Design AuctionSearch, start of the top module:
module AuctionSearch(
  input         clock,
  input         reset,
  output        io_rewardIn_0_ready,
  input         io_rewardIn_0_valid,
  input  [7:0]  io_rewardIn_0_reward,
  input  [10:0] io_rewardIn_0_idx,
  input         io_rewardIn_0_last,
  output [10:0] io_agentIdx_0,
  input  [7:0]  io_price_0,
  output        io_rewardIn_1_ready,
  input         io_rewardIn_1_valid,
  input  [7:0]  io_rewardIn_1_reward,
  input  [10:0] io_rewardIn_1_idx,
  output [10:0] io_agentIdx_1,
  input  [7:0]  io_price_1,
  output        io_rewardIn_2_ready,
  input         io_rewardIn_2_valid,
  input  [7:0]  io_rewardIn_2_reward,
  input  [10:0] io_rewardIn_2_idx,
  output [10:0] io_agentIdx_2,
  input  [7:0]  io_price_2,
  output        io_rewardIn_3_ready,
  input         io_rewardIn_3_valid,
  input  [7:0]  io_rewardIn_3_reward,
  input  [10:0] io_rewardIn_3_idx,
  output [10:0] io_agentIdx_3,
  input  [7:0]  io_price_3,
  output        io_rewardIn_4_ready,
  input         io_rewardIn_4_valid,
  input  [7:0]  io_rewardIn_4_reward,
  input  [10:0] io_rewardIn_4_idx,
  output [10:0] io_agentIdx_4,
  input  [7:0]  io_price_4,
  output        io_rewardIn_5_ready,
  input         io_rewardIn_5_valid,
  input  [7:0]  io_rewardIn_5_reward,
  input  [10:0] io_rewardIn_5_idx,
  output [10:0] io_agentIdx_5,
  input  [7:0]  io_price_5,
  output        io_rewardIn_6_ready,
  input         io_rewardIn_6_valid,
  input  [7:0]  io_rewardIn_6_reward,
  input  [10:0] io_rewardIn_6_idx,
  output [10:0] io_agentIdx_6,
  input  [7:0]  io_price_6,
  output        io_rewardIn_7_ready,
  input         io_rewardIn_7_valid,
  input  [7:0]  io_rewardIn_7_reward,
  input  [10:0] io_rewardIn_7_idx,
  output [10:0] io_agentIdx_7,
  input  [7:0]  io_price_7,
  input         io_resultOut_ready,
  output        io_resultOut_valid,
  output [10:0] io_resultOut_winner,
  output [7:0]  io_resultOut_bid
);
  wire        pe0_valid;
  wire [7:0]  pe0_benefit;
  wire [7:0]  pe0_oldPrice;
  wire [10:0] pe0_id;
  wire        pe0_last;
  wire        pe0_ready;
  wire        pe1_valid;
  wire [7:0]  pe1_benefit;
  wire [7:0]  pe1_oldPrice;
  wire [10:0] pe1_id;
  wire        pe1_last;
  wire        pe1_ready;
  wire        pe2_valid;
  wire [7:0]  pe2_benefit;
  wire [7:0]  pe2_oldPrice;
  wire [10:0] pe2_id;
  wire        pe2_last;
  wire        pe2_ready;
  wire        pe3_valid;
  ...
export LEC_CHECK = 0
export ABC_AREA = 1
export CAP_MARGIN = 20
export CELL_PAD_IN_SITES_DETAIL_PLACEMENT = 1
export CELL_PAD_IN_SITES_GLOBAL_PLACEMENT = 1
export CORE_MARGIN = 6
export CORE_UTILIZATION = 33
export CTS_CLUSTER_SIZE = 55
export GPL_ROUTABILITY_DRIVEN = 0
export GPL_TIMING_DRIVEN = 0
export MIN_ROUTING_LAYER = met2
export PLACE_DENSITY = 0.39
export SETUP_SLACK_MARGIN = 0.68
export SLEW_MARGIN = 20
export TNS_END_PERCENT = 45
create_clock -name core_clock -period 6.78 [get_ports {clock}]
run.sh (not shown) runs the stock make flow with config.mk's settings and CLKGATE_MAP_FILE=.
Next try:
ABC_AREA = default   (was 1)
CELL_PAD_IN_SITES_DETAIL_PLACEMENT = default   (was 1)
CELL_PAD_IN_SITES_GLOBAL_PLACEMENT = default   (was 1)
CORE_MARGIN = 2   (was 6)
CORE_UTILIZATION = 40   (was 33)
CTS_CLUSTER_SIZE = default   (was 55)
GPL_ROUTABILITY_DRIVEN = default   (was 0)
GPL_TIMING_DRIVEN = default   (was 0)
MIN_ROUTING_LAYER = default   (was met2)
PLACE_DENSITY = 0.6   (was 0.39)
SETUP_SLACK_MARGIN = default   (was 0.68)
TNS_END_PERCENT = default   (was 45)
clock period = 3.67 ns   (was 6.78 ns; I/O delays follow)
The changed run went through all stages and came out clean.
Combinational power decreases by a few percent.
Utilization went up by 7.9 points.
Wire length shrinks by well over a third.
Next try:
SETUP_SLACK_MARGIN = 0.42   (was default)
clock period = 3.8 ns   (was 3.67 ns; I/O delays follow)
What happened: Worst setup slack is better by 0.14 ns; worst hold slack hardly moves; utilization is higher by 1.8 points; global-route usage went up by 0.40 points; sequential power came out lower by about 3%; clock power is about the same; power went down by 1.1%; synthesized area is unchanged; register-to-register slack gains 0.20 ns.
Next try:
CORE_UTILIZATION = 57   (was 40)
PLACE_DENSITY = default   (was 0.6)
SETUP_SLACK_MARGIN = 0.31   (was 0.42)
clock period = 2.11 ns   (was 3.8 ns; I/O delays follow)
What happened: The changed run produced a layout that fails on setup timing; clock-buffer cell count goes down by 21; non-clock buffer count goes up by 866; sequential share of layout area goes down by 4.5 points; global-route usage goes up by 12 points.

---

run A:
AuctionSearch again, from the RTL that the note above started with.
clock: 4.56 ns
lec_check: 0
cap_margin: 25
core_margin: 2
core_utilization: 72
gpl_routability_driven: 0
hold_slack_margin: 0.29
max_routing_layer: met4
min_routing_layer: met1
place_density_lb_addon: 0.01
setup_slack_margin: 1.31
slew_margin: 20
tns_end_percent: 25
Run A completed every stage of the flow, and the final layout passed the timing, design-rule and antenna checks.
[inputs] run B vs run A
Settings: a change of CORE_MARGIN from 2 to 4; a change of CORE_UTILIZATION from 72 to 31; a deleted PLACE_DENSITY_LB_ADDON that had been 0.01; a change of HOLD_SLACK_MARGIN from 0.29 to 0.11; a deleted SETUP_SLACK_MARGIN that had been 1.31; a change of the clock period (ns, I/O delays scaled along) from 4.56 to 3.53.
==> results <==
| clock network power share | higher: run B |
Compared with run A, run B shows clock buffer count that has gone up by more than 10%.
Comparing run B and run A, area of all placed cells without fillers is lower on run A.
Input changes introduced in run C (baseline for comparison: run B):
Settings: CORE_MARGIN changed from 4 to 2; TNS_END_PERCENT changed from 25 to 70; HOLD_SLACK_MARGIN removed (was 0.11); CORE_UTILIZATION changed from 31 to 71; the clock period (ns, I/O delays scaled along) changed from 3.53 to 2.9.
## What came out
Run C did not finish: a tool error stopped it during global routing.
~same number of top-level design ports in run B and run C
Diff run B and run C: total cell area at the placement stage higher in run C
Floorplan core density came out higher on run C than on run B.
Re synthesized instance count: no difference whatsoever between run C and run B.
Run C gives more buffer count from post-CTS setup fixing than run B did.
Die size: run C is under run B
In run C the total CTS buffers turned out 12% lower than in run B.
[compare] base=run B new=run C: number of enable-type register cells in the synthesized netlist neither gained nor lost much, number of gates given a new drive strength after cts higher, cell count after placement saw a decrease.
--- input diff run C..run D ---
Settings: HOLD_SLACK_MARGIN now -0.09, previously not set; SETUP_SLACK_MARGIN now 0.52, previously not set; TNS_END_PERCENT now 25, was 70; CORE_UTILIZATION now 72, was 71; CTS_CLUSTER_SIZE now 100, previously not set; the clock period (ns, I/O delays scaled along) now 4.56, was 2.9.
### Flow results
- Per the final summary, run D finished and its layout is clean on timing, DRC and antenna.
- The placed instance count in run C is 1.06 times that in run D.
- Total die size ends up lower on run D.
- Per the comparison of run D with run C, post-synthesis instance total essentially unchanged, worst slack at placement climbed 1.10 ns.
- Going from run C to run D, the placement row count was found to have gone down by 1.
- Simple-gate portion of the synthesized area: run C vs run D — no meaningful difference
- Against run C, die boundary width in run D fell slightly.
The following lists how run E was set up differently from run D:
Settings: removing MIN_ROUTING_LAYER (formerly met1); removing SETUP_SLACK_MARGIN (formerly 0.52); changing CORE_UTILIZATION from 72 to 71; removing MAX_ROUTING_LAYER (formerly met4); removing HOLD_SLACK_MARGIN (formerly -0.09); changing CAP_MARGIN from 25 to 20; removing CTS_CLUSTER_SIZE (formerly 100); removing GPL_ROUTABILITY_DRIVEN (formerly 0); removing TNS_END_PERCENT (formerly 25); changing the clock period (ns, I/O delays scaled along) from 4.56 to 3.2.
==> comparison <==
- Setup total negative slack in run E is 5.19 ns below run D.
- Area inside the core boundary delta (run E − run D): unfavourable
- Power share of the clock group: run E vs run D down 1.8 points
- Kind of critical path: register to output pin -> run D, register to register -> run E
- Run E: number of resized instances in the post-cts repair step is 220 higher than what run D reported.
- Every stage of run E finished as expected; the final checks, on the other hand, flagged setup timing, which means the layout fails.
- Note that the power density over the cells recorded for run D amounts to 0.74 times the value seen in run E.
- Row detailed placement HPWL: run E higher / run D lower
- Run E vs run D: total wire length after detailed routing up in run E
- Non-clock buffer total of the final layout in run E is 388 higher than in run D

---

## lane 1
AuctionSearch again, from the RTL that the note above started with.
export LEC_CHECK = 0
export ABC_AREA = 1
export CAP_MARGIN = 25
export CORE_MARGIN = 2
export CORE_UTILIZATION = 70
export CTS_CLUSTER_SIZE = 37
export GPL_ROUTABILITY_DRIVEN = 1
export HOLD_SLACK_MARGIN = 0.3
export MAX_ROUTING_LAYER = met4
export MIN_ROUTING_LAYER = met1
export SLEW_MARGIN = 20
export TNS_END_PERCENT = 70
create_clock -name core_clock -period 2.13 [get_ports {clock}]
The log for lane 1 ends in global routing (5_1_grt) with error DPL-0038, so the run never completed.
Setup changes, lane 1 to lane 2
Settings: a deleted ABC_AREA that had been 1; a change of TNS_END_PERCENT from 70 to 25; a deleted CTS_CLUSTER_SIZE that had been 37; a change of HOLD_SLACK_MARGIN from 0.3 to 0.11; a change of GPL_ROUTABILITY_DRIVEN from 1 to 0; a change of the clock period (ns, I/O delays scaled along) from 2.13 to 4.56.
Relative to lane 1, the area share of and/or/nand/nor cells after synthesis of lane 2 is lower by 2.0 points. In lane 2, the x dimension of the die came out about 2.8% below the value in lane 1. Cell resize tally after clock tree synthesis delta for lane 2 relative to lane 1: 1803 lower. Lane 2 finished end to end and its layout was clean on timing, DRC and antenna. The core footprint reported for lane 2 is smaller than that of lane 1 by 4200 µm². Across both runs, synthesized cell count was lower for lane 2 than for lane 1.
Relative to lane 2, the following input files were edited for lane 3:
Settings: putting CTS_CLUSTER_SIZE at 46 where nothing was set; putting SETUP_SLACK_MARGIN at -0.27 where nothing was set; swapping 25 for 70 in TNS_END_PERCENT; swapping 0 for 1 in GPL_ROUTABILITY_DRIVEN; clearing HOLD_SLACK_MARGIN, which used to be 0.11; swapping 4.56 for 2.7 in the clock period (ns, I/O delays scaled along).
## What came out
- Of lane 2 and lane 3, just one finished clean: lane 2.
- | lane 3 | all stages done | FAIL | capacitance limit, slew limit, setup timing |
- Final cell area excluding filler cells for lane 3: about 15% up relative to lane 2
- In the flow results for lane 3 and lane 2, the net load switching power is smaller on lane 2.
- Between lane 2 and lane 3, number of detailed-route iterations in the first pass increased.
- The worst setup slack before clock tree synthesis in lane 3 sits 1.24 ns below the value recorded for lane 2.

---

== job 415 ==
AuctionSearch again, from the RTL that the note above started with.
clock: 3.53 ns
lec_check: 0
abc_area: 1
cap_margin: 5
core_aspect_ratio: 0.56
core_margin: 4
core_utilization: 26
cts_cluster_size: 95
gpl_routability_driven: 1
hold_slack_margin: -0.04
max_routing_layer: met4
min_routing_layer: met1
place_density_lb_addon: 0.18
setup_slack_margin: 0.9
slew_margin: 20
tns_end_percent: 80
## Diff of input files: job 571 against job 415
# job 415
export LEC_CHECK = 0
export ABC_AREA = 1
export CAP_MARGIN = 5
export CORE_ASPECT_RATIO = 0.56
export CORE_MARGIN = 4
export CORE_UTILIZATION = 26
export CTS_CLUSTER_SIZE = 95
export GPL_ROUTABILITY_DRIVEN = 1
export HOLD_SLACK_MARGIN = -0.04
export MAX_ROUTING_LAYER = met4
export MIN_ROUTING_LAYER = met1
export PLACE_DENSITY_LB_ADDON = 0.18
export SETUP_SLACK_MARGIN = 0.9
export SLEW_MARGIN = 20
export TNS_END_PERCENT = 80
create_clock -name core_clock -period 3.53 [get_ports {clock}]
# job 571
export LEC_CHECK = 0
export ABC_AREA = 1
export CAP_MARGIN = 20
export CORE_MARGIN = 2
export CORE_UTILIZATION = 68
export PLACE_DENSITY = 0.6
export SLEW_MARGIN = 20
create_clock -name core_clock -period 3.25 [get_ports {clock}]
Findings:
- Relative to job 415, final critical-path share of the clock period increased by 13 points in job 571.
- Logic depth of the worst path, buffers included ended up 3 lower on job 571 than on job 415.
- Core util | job 571 vs job 415 | job 571 higher
- Job 415 finished end to end and its layout was clean on timing, DRC and antenna.
- The flow did not stop early for job 571: all stages ran, and the layout cleared the timing, design-rule and antenna checks.
- In the flow results for job 415 and job 571, the area growth from synthesis to layout is smaller on job 571.
- Against job 415, job 571 comes in 73 ps lower on measured slew at the worst slew-check pin.
- In the final reports, the cell area of job 571 is smaller than that of job 415.
[inputs] job 9358 vs job 571
# job 571
export LEC_CHECK = 0
export ABC_AREA = 1
export CAP_MARGIN = 20
export CORE_MARGIN = 2
export CORE_UTILIZATION = 68
export PLACE_DENSITY = 0.6
export SLEW_MARGIN = 20
create_clock -name core_clock -period 3.25 [get_ports {clock}]
# job 9358
export LEC_CHECK = 0
export CAP_MARGIN = 20
export CORE_MARGIN = 2
export CORE_UTILIZATION = 40
export PLACE_DENSITY = 0.6
export SLEW_MARGIN = 20
create_clock -name core_clock -period 3.8 [get_ports {clock}]
==> results <==
Job 9358 ran to completion and came out clean on the timing, design-rule and antenna checks. Diff job 9358 and job 571: post-route core utilization lower in job 9358. Job 9358 against job 571: number of nets in the finished design went down by about 14%, clock transition time at the flip-flop clock pins of the worst setup and hold paths flat, switching power total lost 33%. Re detailed route wirelength on metal3: job 571 was higher than job 9358. Changes observed in job 9358 relative to job 571: synthesized instance count saw a decrease, synthesized area saw a decrease, via count saw a decrease, average instance area after synthesis saw an increase, layout buffer count excluding clock buffers saw an increase. Die area up about 60% in job 9358 wrt job 571.

---

## amber
Starting RTL as in the previous note.
Settings: LEC_CHECK=0, ABC_AREA=1, CAP_MARGIN=0, CORE_MARGIN=2, CORE_UTILIZATION=68, GPL_ROUTABILITY_DRIVEN=1, HOLD_SLACK_MARGIN=0.3, MAX_ROUTING_LAYER=met4, MIN_ROUTING_LAYER=met1, SLEW_MARGIN=20, TNS_END_PERCENT=70; clock period 2.11 ns.
What ended amber was a tool error in global routing; the run never finished.
## Diff of input files: xenon against amber
- changing CAP_MARGIN from 0 to 20
- changing CORE_UTILIZATION from 68 to 66
- removing GPL_ROUTABILITY_DRIVEN (formerly 1)
- setting PLACE_DENSITY to 0.6 for the first time
- removing MAX_ROUTING_LAYER (formerly met4)
- removing MIN_ROUTING_LAYER (formerly met1)
- removing TNS_END_PERCENT (formerly 70)
- changing the clock period (ns, I/O delays scaled along) from 2.11 to 2.51
==> results <==
xenon finished all stages; however, its layout fails the closing checks, the failures being max-capacitance violations, max-slew violations, negative setup slack.
Diff amber -> xenon: number of hold buffers added after cts decreased 1, vertical die dimension increased 1.5%, post-place instance area decreased about 2.3%.
Of xenon and amber, it is xenon that has the higher horizontal die dimension.
For violet, these inputs were changed with respect to xenon:
- removing HOLD_SLACK_MARGIN (formerly 0.3)
- changing CORE_UTILIZATION from 66 to 71
- setting SETUP_SLACK_MARGIN to 0.6 for the first time
- removing ABC_AREA (formerly 1)
- removing PLACE_DENSITY (formerly 0.6)
- changing the clock period (ns, I/O delays scaled along) from 2.51 to 2.11
## What came out
For violet, the flow was terminated by a tool error in global routing and produced no final design.
Compared with xenon, violet improves area of the core.
xenon → violet: area share of and-or/or-and cells after synthesis dropped 1.3 points; width of the die decreased by about 6% relative to the old numbers.
Power and IR drop assume default switching activity.
